Design snack, start of the top module:
module snack(
    input ps2_data,
    input ps2_clk,
    input clk,
    input [1:0] speed_mode,
    input rst_n,
    input key,
    output hsync,
    output vsync,
    output beep,
    output [3:0] vga_r,
    output [3:0] vga_g,
    output [3:0] vga_b
    );
    wire key_r,key_l,key_u,key_d;
    PS2 ps2(.clk(clk),.rst(!rst_n),.ps2_clk(ps2_clk),.ps2_data(ps2_data),.up(key_u),.left(key_l),.right(key_r),.down(key_d));
    wire [9:0] col;
    wire [8:0] row;
    wire [9:0] box_x;
    wire [8:0] box_y;
    wire drive;
    wire snake_r;
    wire snake_head;
    snack_control u1_snack_control(
        .clk(clk),
        .rst_n(rst_n),
        .key_r(key_r),
        .key_l(key_l),
        .key_u(key_u),
        .key_d(key_d),
        .box_x(box_x),
        .box_y(box_y),
        .x_pos(col),
        .y_pos(row),
        .speed_mode(speed_mode),
        .drive(drive),
        .snack_r(snake_r),
        .snake_head(snake_head)
                  );
    random_box u1_random_box(
        .clk(clk),
        .rst_n(rst_n),
        .drive(drive), 
        .box_x(box_x), 
        .box_y(box_y)
    );
    wire [11:0] pixel;
    wire rdn;
    reg control_signal;
    wire [3:0]vga_r1;
    wire [3:0]vga_g1;
    wire [3:0]vga_b1;
    wire hsync1;
    wire vsync1;
    wire [3:0]vga_r2;
    wire [3:0]vga_g2;
    wire [3:0]vga_b2;
    wire hsync2;
    wire vsync2;
    VGA vga0(
        .clk(clk),
        .rst(!rst_n),
        .R(vga_r1),
        .G(vga_g1),
        .B(vga_b1),
        .HS(hsync1),
        .VS(vsync1),
        .row(row),
        .col(col),
        .rdn(rdn),
        .Din(pixel)
    );
    assign vga_r2 = 4'h0;
    assign vga_g2 = 4'h0;
    assign vga_b2 = 4'h0;
    assign hsync2 = 1'b0;
    assign vsync2 = 1'b0;
    draw_snake draw(
        .clk(clk),
        .rdn(rdn),
        .row(row),
        .col(col),
        .rst_n(rst_n),
        .box_x(box_x),
        .box_y(box_y),
        .pixel(pixel),
        .snake_r(snake_r),
        .snake_head(snake_head)
    );
    always @(posedge clk or negedge rst_n) begin
        if (!rst_n) begin
            control_signal <= 1'b0;  
        end else begin
            control_signal <=1'b1;
        end
    end
    assign vga_r = control_signal ? vga_r1 : vga_r2;
  ...
Size: ~7,700 cells after synthesis, about 580 flip-flops, roughly 22 I/O pins, ~57,000 µm² of cells after synthesis.
Settings: LEC_CHECK=0, ABC_AREA=1, CAP_MARGIN=5, CORE_MARGIN=2, CORE_UTILIZATION=72, CTS_CLUSTER_DIAMETER=352, CTS_CLUSTER_SIZE=14, HOLD_SLACK_MARGIN=0.26, PLACE_DENSITY_LB_ADDON=0.02, SETUP_SLACK_MARGIN=-0.4, SLEW_MARGIN=20; clock period 5.7 ns.
run.sh (not shown) runs the stock make flow with config.mk's settings and CLKGATE_MAP_FILE=.
==> next run, changes <==
==> flow/config.mk (replaced) <==
export PLATFORM = sky130hd
export DESIGN_NAME = snack
export DESIGN_NICKNAME = snack
export VERILOG_FILES = /design/flow/design.v
export SDC_FILE = /design/flow/constraint.sdc
export NUM_CORES = 4
export LEC_CHECK = 0
export CAP_MARGIN = 20
export CORE_MARGIN = 2
export CORE_UTILIZATION = 72
export PLACE_DENSITY_LB_ADDON = 0.0
export SETUP_SLACK_MARGIN = 1.7
export SLEW_MARGIN = 20
Result: The changed run ran to the end with no violations; register-to-register slack got worse by 0.28 ns; worst setup slack got worse by 0.28 ns; combinational power went down by 12%; via count fell by 6.8%; power grows by 10%.
==> next run, changes <==
--- a/flow/config.mk
+++ b/flow/config.mk
@@ -9,5 +9,4 @@
 export CORE_MARGIN = 2
 export CORE_UTILIZATION = 72
-export PLACE_DENSITY_LB_ADDON = 0.0
-export SETUP_SLACK_MARGIN = 1.7
+export SETUP_SLACK_MARGIN = 1.49
 export SLEW_MARGIN = 20
Result: The new run ran to the end with no violations; count of clock-buffer cells in the layout went up by 4; clock skew went up by 0.017 ns; utilization went down by 0.42 points; synthesized area does not change; combinational power stays flat; non-clock buffer count went down by 30; wire length went down by 0.92%; final cell count went down by 0.37%; worst hold slack is better by 0.0076 ns.
==> next run, changes <==
--- a/flow/config.mk
+++ b/flow/config.mk
@@ -9,4 +9,5 @@
 export CORE_MARGIN = 2
 export CORE_UTILIZATION = 72
-export SETUP_SLACK_MARGIN = 1.49
+export CTS_CLUSTER_SIZE = 10
+export SETUP_SLACK_MARGIN = 1.69
 export SLEW_MARGIN = 20
After rerunning:
- via count came out higher by 0.45%
- cell area came out higher by about 0.47%
- die size does not change
==> next run, changes <==
--- a/flow/config.mk
+++ b/flow/config.mk
@@ -6,8 +6,11 @@
 export NUM_CORES = 4
 export LEC_CHECK = 0
+export ABC_AREA = 1
 export CAP_MARGIN = 20
 export CORE_MARGIN = 2
 export CORE_UTILIZATION = 72
-export CTS_CLUSTER_SIZE = 10
-export SETUP_SLACK_MARGIN = 1.69
+export CTS_CLUSTER_SIZE = 18
+export HOLD_SLACK_MARGIN = 0.29
+export PLACE_DENSITY_LB_ADDON = 0.19
+export SETUP_SLACK_MARGIN = 1.68
 export SLEW_MARGIN = 20
Fmax increases by 8.9%.
Count of clock-buffer cells in the layout fell by 8.
Flip-flop count stays the same.
Wire length rises by 0.97%.
Register-to-register slack improved by 0.32 ns.
Die size came out higher by 3.5%.
Global-route usage came out lower by 1.0 points.
Synthesized cell count came out higher by 16%.
Via count went up by 8.7%.

snack again, from the RTL that the note above started with.
==> flow/config.mk <==
export PLATFORM = sky130hd
export DESIGN_NAME = snack
export DESIGN_NICKNAME = snack
export VERILOG_FILES = /design/flow/design.v
export SDC_FILE = /design/flow/constraint.sdc
export NUM_CORES = 4
export LEC_CHECK = 0
export ABC_AREA = 1
export CAP_MARGIN = 30
export CELL_PAD_IN_SITES_DETAIL_PLACEMENT = 0
export CELL_PAD_IN_SITES_GLOBAL_PLACEMENT = 0
export CORE_MARGIN = 2
export CORE_UTILIZATION = 72
export CTS_CLUSTER_DIAMETER = 79
export CTS_CLUSTER_SIZE = 14
export HOLD_SLACK_MARGIN = 0.29
export MIN_ROUTING_LAYER = met1
export PLACE_DENSITY_LB_ADDON = 0.03
export SETUP_SLACK_MARGIN = 1.39
export SLEW_MARGIN = 20
==> flow/constraint.sdc <==
create_clock -name core_clock -period 5.7 [get_ports {clk}]
set_input_delay 1.1400 -clock core_clock [delete_from_list [all_inputs] [get_ports {clk}]]
set_output_delay 1.1400 -clock core_clock [all_outputs]
set_load 0.01 [all_outputs]
The first run produced a clean layout.
Then changed:
CAP_MARGIN = 15   (was 30)
CELL_PAD_IN_SITES_DETAIL_PLACEMENT = unset   (was 0)
CELL_PAD_IN_SITES_GLOBAL_PLACEMENT = unset   (was 0)
CTS_CLUSTER_DIAMETER = 312   (was 79)
CTS_CLUSTER_SIZE = 15   (was 14)
MIN_ROUTING_LAYER = unset   (was met1)
SETUP_SLACK_MARGIN = -0.34   (was 1.39)
The new run finished clean.
Worst setup slack gets better by 0.080 ns.
Utilization falls by 0.54 points.
Final area falls by 0.72%.
Non-clock buffer count falls by 2.
Count of clock-buffer cells in the layout falls by 2.
Combinational power barely changes.
Via count is about the same.
Power falls by 5.1%.

snack again, from the RTL that the note above started with.
clock: 6.78 ns
lec_check: 0
cap_margin: 30
cell_pad_in_sites_detail_placement: 0
cell_pad_in_sites_global_placement: 0
core_margin: 2
core_utilization: 69
min_routing_layer: met1
place_density: 0.69
slew_margin: 20
Change:
ABC_AREA = 1   (was unset)
CAP_MARGIN = 40   (was 30)
CORE_UTILIZATION = 72   (was 69)
CTS_CLUSTER_DIAMETER = 312   (was unset)
CTS_CLUSTER_SIZE = 17   (was unset)
PLACE_DENSITY = unset   (was 0.69)
PLACE_DENSITY_LB_ADDON = 0.02   (was unset)
clock period = 5.7 ns   (was 6.78 ns; I/O delays follow)
Cell count climbs by 15%.
Utilization climbs by 1.5 points.
Wire length climbs by 3.2%.
Count of clock-buffer cells in the layout drops by 20.
First-iteration DRC count climbs by 21%.
Hold slack improves by 9.1 ps.
Global-route usage climbs by 1.1 points.
Final area climbs by 1.5%.
Clock skew drops by 9.0 ps.
Worst setup slack degrades by 450 ps.
Synthesized cell count climbs by 16%.
Change:
ABC_AREA = unset   (was 1)
CAP_MARGIN = 30   (was 40)
CTS_CLUSTER_DIAMETER = unset   (was 312)
CTS_CLUSTER_SIZE = unset   (was 17)
PLACE_DENSITY = 0.69   (was unset)
PLACE_DENSITY_LB_ADDON = unset   (was 0.02)
SETUP_SLACK_MARGIN = 1.7   (was unset)
What happened: The changed run ran to the end with no violations. Routed wire length drops by 1.2%. Setup slack got worse by 230 ps. Worst hold slack gets better by 6.6 ps. Critical path depth goes down by 6. Count of clock-buffer cells in the layout came out higher by 36. Utilization went up by 2.2 points. Power goes up by about 13%. Combinational power drops by about 12%. Clock skew barely changes. Non-clock buffer count went up by 53. Clock power increases by 57%.
Change:
ABC_AREA = 1   (was unset)
CAP_MARGIN = 10   (was 30)
CTS_CLUSTER_DIAMETER = 371   (was unset)
CTS_CLUSTER_SIZE = 17   (was unset)
PLACE_DENSITY = unset   (was 0.69)
PLACE_DENSITY_LB_ADDON = 0.02   (was unset)
SETUP_SLACK_MARGIN = -0.4   (was 1.7)
Clock power shrinks by 36%.
Power decreases by about 11%.
Combinational power is higher by 13%.
Synthesized cell count came out higher by 16%.
Sequential power is about the same.
Via count goes up by about 8%.
Worst setup slack improved by 250 ps.
Design area rose by about 0.45%.
Cell count goes up by 15%.
Non-clock buffer count went down by 63.
Hold slack gets better by 8.9 ps.

Starting RTL as in the previous note.
Settings: LEC_CHECK=0, CAP_MARGIN=20, CORE_MARGIN=2, CORE_UTILIZATION=72, CTS_CLUSTER_DIAMETER=397, CTS_CLUSTER_SIZE=10, PLACE_DENSITY=0.4, SETUP_SLACK_MARGIN=1.69, SLEW_MARGIN=20; clock period 5.7 ns.
The starting point produced a clean layout.
Then changed:
--- a/flow/config.mk
+++ b/flow/config.mk
@@ -7,0 +8 @@
+export ABC_AREA = 1
@@ -11,4 +12,5 @@
-export CTS_CLUSTER_DIAMETER = 397
-export CTS_CLUSTER_SIZE = 10
-export PLACE_DENSITY = 0.4
-export SETUP_SLACK_MARGIN = 1.69
+export CTS_CLUSTER_DIAMETER = 317
+export CTS_CLUSTER_SIZE = 17
+export HOLD_SLACK_MARGIN = 0.29
+export PLACE_DENSITY = 0.69
+export SETUP_SLACK_MARGIN = -0.38
The changed run went through all stages and came out clean.
Non-clock buffer count shrinks by 52.
Total power shrinks by 6.4%.
Utilization shrinks by 1.7 points.
Fmax grows by 11%.
Worst hold slack degrades by 7.1 ps.
Final cell count grows by 16%.
Area after synthesis grows by 3.6%.
Count of clock-buffer cells in the layout shrinks by 29.
Then changed:
--- a/flow/config.mk
+++ b/flow/config.mk
@@ -8 +7,0 @@
-export ABC_AREA = 1
@@ -12,5 +11,4 @@
-export CTS_CLUSTER_DIAMETER = 317
-export CTS_CLUSTER_SIZE = 17
-export HOLD_SLACK_MARGIN = 0.29
-export PLACE_DENSITY = 0.69
-export SETUP_SLACK_MARGIN = -0.38
+export CTS_CLUSTER_DIAMETER = 378
+export CTS_CLUSTER_SIZE = 10
+export PLACE_DENSITY_LB_ADDON = 0.09
+export SETUP_SLACK_MARGIN = 1.69
Effect: Clock skew is about the same; non-clock buffer count increases by 35; clock-buffer cell count increases by 28; clock power increases by well over a third; design area decreases slightly; area after synthesis decreases by a few percent; sequential share of layout area increases by 0.54 points.
Then changed:
--- a/flow/config.mk
+++ b/flow/config.mk
@@ -7,0 +8 @@
+export ABC_AREA = 1
@@ -11,4 +12,5 @@
-export CTS_CLUSTER_DIAMETER = 378
-export CTS_CLUSTER_SIZE = 10
-export PLACE_DENSITY_LB_ADDON = 0.09
-export SETUP_SLACK_MARGIN = 1.69
+export CTS_CLUSTER_DIAMETER = 317
+export CTS_CLUSTER_SIZE = 18
+export HOLD_SLACK_MARGIN = 0.29
+export PLACE_DENSITY_LB_ADDON = 0.19
+export SETUP_SLACK_MARGIN = -0.38
Effect: The changed run finished clean; synthesized area rises by about 3.6%; wire length rose by 1.6%; global-route usage goes down by 1.1 points; register-to-register slack improves by 290 ps; clock power drops by about 30%; setup slack is better by 290 ps; sequential power is about the same; cell count is higher by 16%; final area is higher by about 1.8%; count of clock-buffer cells in the layout drops by 34; total power went down by 6.5%.
No activity file was given, so power comes from the tool's default toggle rates.
